==> tundra <==
==> flow/design.v (excerpt) <==
module lidar_system_top (
    input  wire clk,
    input  wire rst,
    input  wire rx,      
    output wire tx,      
    output wire [15:0] dbg_max_idx,
    output wire [15:0] dbg_min_idx,
    output wire [15:0] dbg_max_dist,
    output wire [15:0] dbg_min_dist,
    output wire [15:0] dbg_obs_alert,
    output wire [15:0] dbg_max_angle,
    output wire [15:0] dbg_min_angle,
    output wire        dbg_angle_done
);
clock: 7.69 ns
lec_check: 0
abc_area: 1
cap_margin: 20
core_margin: 2
core_utilization: 72
place_density_lb_addon: 0.25
setup_slack_margin: 1.91
slew_margin: 20
run.sh (not shown) runs the stock make flow with config.mk's settings and CLKGATE_MAP_FILE=.
==> lagoon: changes against tundra <==
--- a/flow/config.mk
+++ b/flow/config.mk
@@ -9,6 +9,9 @@
 export CAP_MARGIN = 20
-export CORE_MARGIN = 2
-export CORE_UTILIZATION = 72
-export PLACE_DENSITY_LB_ADDON = 0.25
-export SETUP_SLACK_MARGIN = 1.91
+export CELL_PAD_IN_SITES_DETAIL_PLACEMENT = 1
+export CORE_MARGIN = 10
+export CORE_UTILIZATION = 50
+export GPL_ROUTABILITY_DRIVEN = 0
+export MIN_ROUTING_LAYER = met2
+export PLACE_DENSITY = 0.63
+export SETUP_SLACK_MARGIN = 2.55
 export SLEW_MARGIN = 20
==> flow/constraint.sdc (replaced) <==
create_clock -name core_clock -period 10.0 [get_ports {clk}]
set_input_delay 2.0000 -clock core_clock [delete_from_list [all_inputs] [get_ports {clk}]]
set_output_delay 2.0000 -clock core_clock [all_outputs]
set_load 0.01 [all_outputs]
==> qor.yml <==
core-area_um2: 106000
status: "did not finish"
busiest_layer: "met3"
die_area_um2: 120000
post_cts_resize_count: 355
error_message: "[ERROR GRT-0116] Global routing finished with congestion. Check the congestion regions in the DRC Viewer."
overflow: 12
num_rows: 119
post_cts_buffers: 101
cts_buffers: 48
lastStage: "global routing"
The numbers above come from lagoon.

==> qor.yml <==
status: "failed layout checks"
so.violations: "negative setup slack"
post_cts_resize_count: 371
num_rows: 99
cts.htree.levels: 2
cp-start-kind: "register"
root_buffer: "clkbuf_16"
setup_ws_ns: -0.332
fin_cells: 8484
overflow: 0
netSwitchingFraction: 0.238
core-area_um2: 73200
busiest_layer: "met2"
maxPowerGroup: "the clock network"
comb_cells: 4903
setup_viol: 22
cts_buffers: 45
edf_count: 0
The numbers above come from tundra.


---

==> 02-07 <==
lidar_system_top again, from the RTL that the note above started with.
make LEC_CHECK=0 ABC_AREA=1 CAP_MARGIN=20 CORE_ASPECT_RATIO=1.67 CORE_MARGIN=2 CORE_UTILIZATION=40 GPL_TIMING_DRIVEN=0 HOLD_SLACK_MARGIN=0.11 SLEW_MARGIN=0 TNS_END_PERCENT=90 finish   # period 10.0 ns
==> 12-13: changes against 02-07 <==
- CORE_ASPECT_RATIO: 1.67 -> unset
- CORE_UTILIZATION: 40 -> 72
- CTS_CLUSTER_DIAMETER: unset -> 252
- GPL_TIMING_DRIVEN: 0 -> unset
- HOLD_SLACK_MARGIN: 0.11 -> unset
- PLACE_DENSITY: unset -> 0.41
- SETUP_SLACK_MARGIN: unset -> -0.37
- SLEW_MARGIN: 0 -> 20
- TNS_END_PERCENT: 90 -> unset
==> flow/constraint.sdc (replaced) <==
create_clock -name core_clock -period 6.47 [get_ports {clk}]
set_input_delay 1.2940 -clock core_clock [delete_from_list [all_inputs] [get_ports {clk}]]
set_output_delay 1.2940 -clock core_clock [all_outputs]
set_load 0.01 [all_outputs]
==> 03-25: changes against 02-07 <==
- ABC_AREA: 1 -> unset
- CORE_ASPECT_RATIO: 1.67 -> unset
- CORE_UTILIZATION: 40 -> 72
- GPL_TIMING_DRIVEN: 0 -> unset
- HOLD_SLACK_MARGIN: 0.11 -> unset
- PLACE_DENSITY_LB_ADDON: unset -> 0.25
- SLEW_MARGIN: 0 -> 20
- TNS_END_PERCENT: 90 -> unset
==> flow/constraint.sdc (replaced) <==
create_clock -name core_clock -period 7.86 [get_ports {clk}]
set_input_delay 1.5720 -clock core_clock [delete_from_list [all_inputs] [get_ports {clk}]]
set_output_delay 1.5720 -clock core_clock [all_outputs]
set_load 0.01 [all_outputs]
==> qor summary <==
quantity                                                                     12-13                    03-25                                02-07
Final Slew Violations                                                            -                        0                                    0
Result of the run                                                   did not finish          failed layout checks     no timing/DRC/antenna violations
Last stage reached                                                         5_1_grt                        -                                    -
Reasons for failing layout checks                                                -     negative setup slack                                    -
Fill count                                                                       -                     3754                                13950
Min-delay src                                                                    -  u_rxd.rx_ff1$_SDFF_PP1_  u_dp.u_parser.frame_done$_SDFF_PP0_
Clock latency of the later-clocked register in the worst-skew pair               -                   580 ps                               610 ps
Initial core utilization                                                     73.0%                    72.7%                                40.2%
NetSw                                                                            -                  1.01 mW                             0.854 mW
Number of standard cells in the layout, taps in and fillers out                  -                     7770                                 9207
Setup crit end kind                                                              -                 register                             register
Critical path type                                                               -     register to register                 register to register
Power group with the largest share                                               -                registers                            registers
Clock group power                                                                -                  2.15 mW                              1.76 mW
Drt total wl                                                                     -                   188 mm                               206 mm
Max VDD drop                                                                     -                 0.274 mV                             0.145 mV
Top class by area                                                                -              logic gates                          logic gates
Met2 Wirelength                                                                  -                  83.0 mm                               104 mm
Final setup fails                                                                -                       22                                    0
Tool warnings                                                                    -                       54                                   47
# Max-Cap Violations                                                             -                        0                                    0
Utilization after layout                                                         -                    86.3%                                43.9%
1st-iter DRT viols                                                               -                     6724                                 3370
Clk tree area frac                                                               -                    2.24%                                2.53%
Seq pwr                                                                          -                  2.26 mW                              1.78 mW
Critical Path Source Type                                                        -                 register                             register
Number of instances in the synthesized netlist                                7261                     6254                                 7261

---

==> zinc: inputs <==
Starting RTL as in the previous note.
clock: 6.45 ns
lec_check: 0
cap_margin: 40
core_aspect_ratio: 0.69
core_margin: 2
core_utilization: 72
gpl_routability_driven: 0
gpl_timing_driven: 1
hold_slack_margin: -0.1
place_density: 0.64
slew_margin: 20
tns_end_percent: 5
==> fjord (differences from zinc) <==
- CAP_MARGIN: 40 -> 20
- CORE_ASPECT_RATIO: 0.69 -> unset
- GPL_ROUTABILITY_DRIVEN: 0 -> unset
- GPL_TIMING_DRIVEN: 1 -> unset
- HOLD_SLACK_MARGIN: -0.1 -> unset
- PLACE_DENSITY: 0.64 -> 0.36
- TNS_END_PERCENT: 5 -> unset
==> flow/constraint.sdc (replaced) <==
create_clock -name core_clock -period 10.5 [get_ports {clk}]
set_input_delay 2.1000 -clock core_clock [delete_from_list [all_inputs] [get_ports {clk}]]
set_output_delay 2.1000 -clock core_clock [all_outputs]
set_load 0.01 [all_outputs]
==> juniper (differences from zinc) <==
- ABC_AREA: unset -> 1
- CAP_MARGIN: 40 -> 20
- CORE_ASPECT_RATIO: 0.69 -> unset
- CTS_CLUSTER_DIAMETER: unset -> 252
- GPL_ROUTABILITY_DRIVEN: 0 -> unset
- GPL_TIMING_DRIVEN: 1 -> unset
- HOLD_SLACK_MARGIN: -0.1 -> unset
- PLACE_DENSITY: 0.64 -> 0.41
- SETUP_SLACK_MARGIN: unset -> 1.67
- TNS_END_PERCENT: 5 -> unset
==> flow/constraint.sdc (replaced) <==
create_clock -name core_clock -period 6.58 [get_ports {clk}]
set_input_delay 1.3160 -clock core_clock [delete_from_list [all_inputs] [get_ports {clk}]]
set_output_delay 1.3160 -clock core_clock [all_outputs]
set_load 0.01 [all_outputs]
==> comparison table <==
                                                                             juniper                                     zinc                                    fjord
Number of non-clock inverters in the layout                                    1,672                                    1,070                                    1,070
Insertion Delay late pin                                                      630 ps                                   570 ps                                   580 ps
Syn nets                                                                       8,436                                    7,429                                    7,429
Horizontal die size                                                         276.4 um                                 330.8 um                                 275.5 um
Number of tapcells                                                               959                                      966                                      959
Cell internal power dissipation                                             4.310 mW                                 4.126 mW                                 2.678 mW
Via Count                                                                     55,450                                   47,720                                   43,860
Critical register-to-register path endpoint   u_dp.u_angle.min_angle[8]$_SDFFE_PP0P_  u_dp.u_angle.min_angle[11]$_SDFFE_PP0P_  u_dp.u_angle.max_angle[13]$_SDFFE_PP0P_
Wire length of the first global-routing pass                              316,000 um                               266,200 um                               243,400 um
Run status                                                  finished with violations                 finished with violations                           finished clean
Layout check failures                                                   setup timing                             setup timing                                        -
Crit path depth                                                                   40                                       35                                       25
Post-synthesis average cell area                                           7.356 um2                                8.485 um2                                8.485 um2
Seq share, synth                                                              16.72%                                   16.83%                                   16.83%
No activity file was given, so power comes from the tool's default toggle rates.
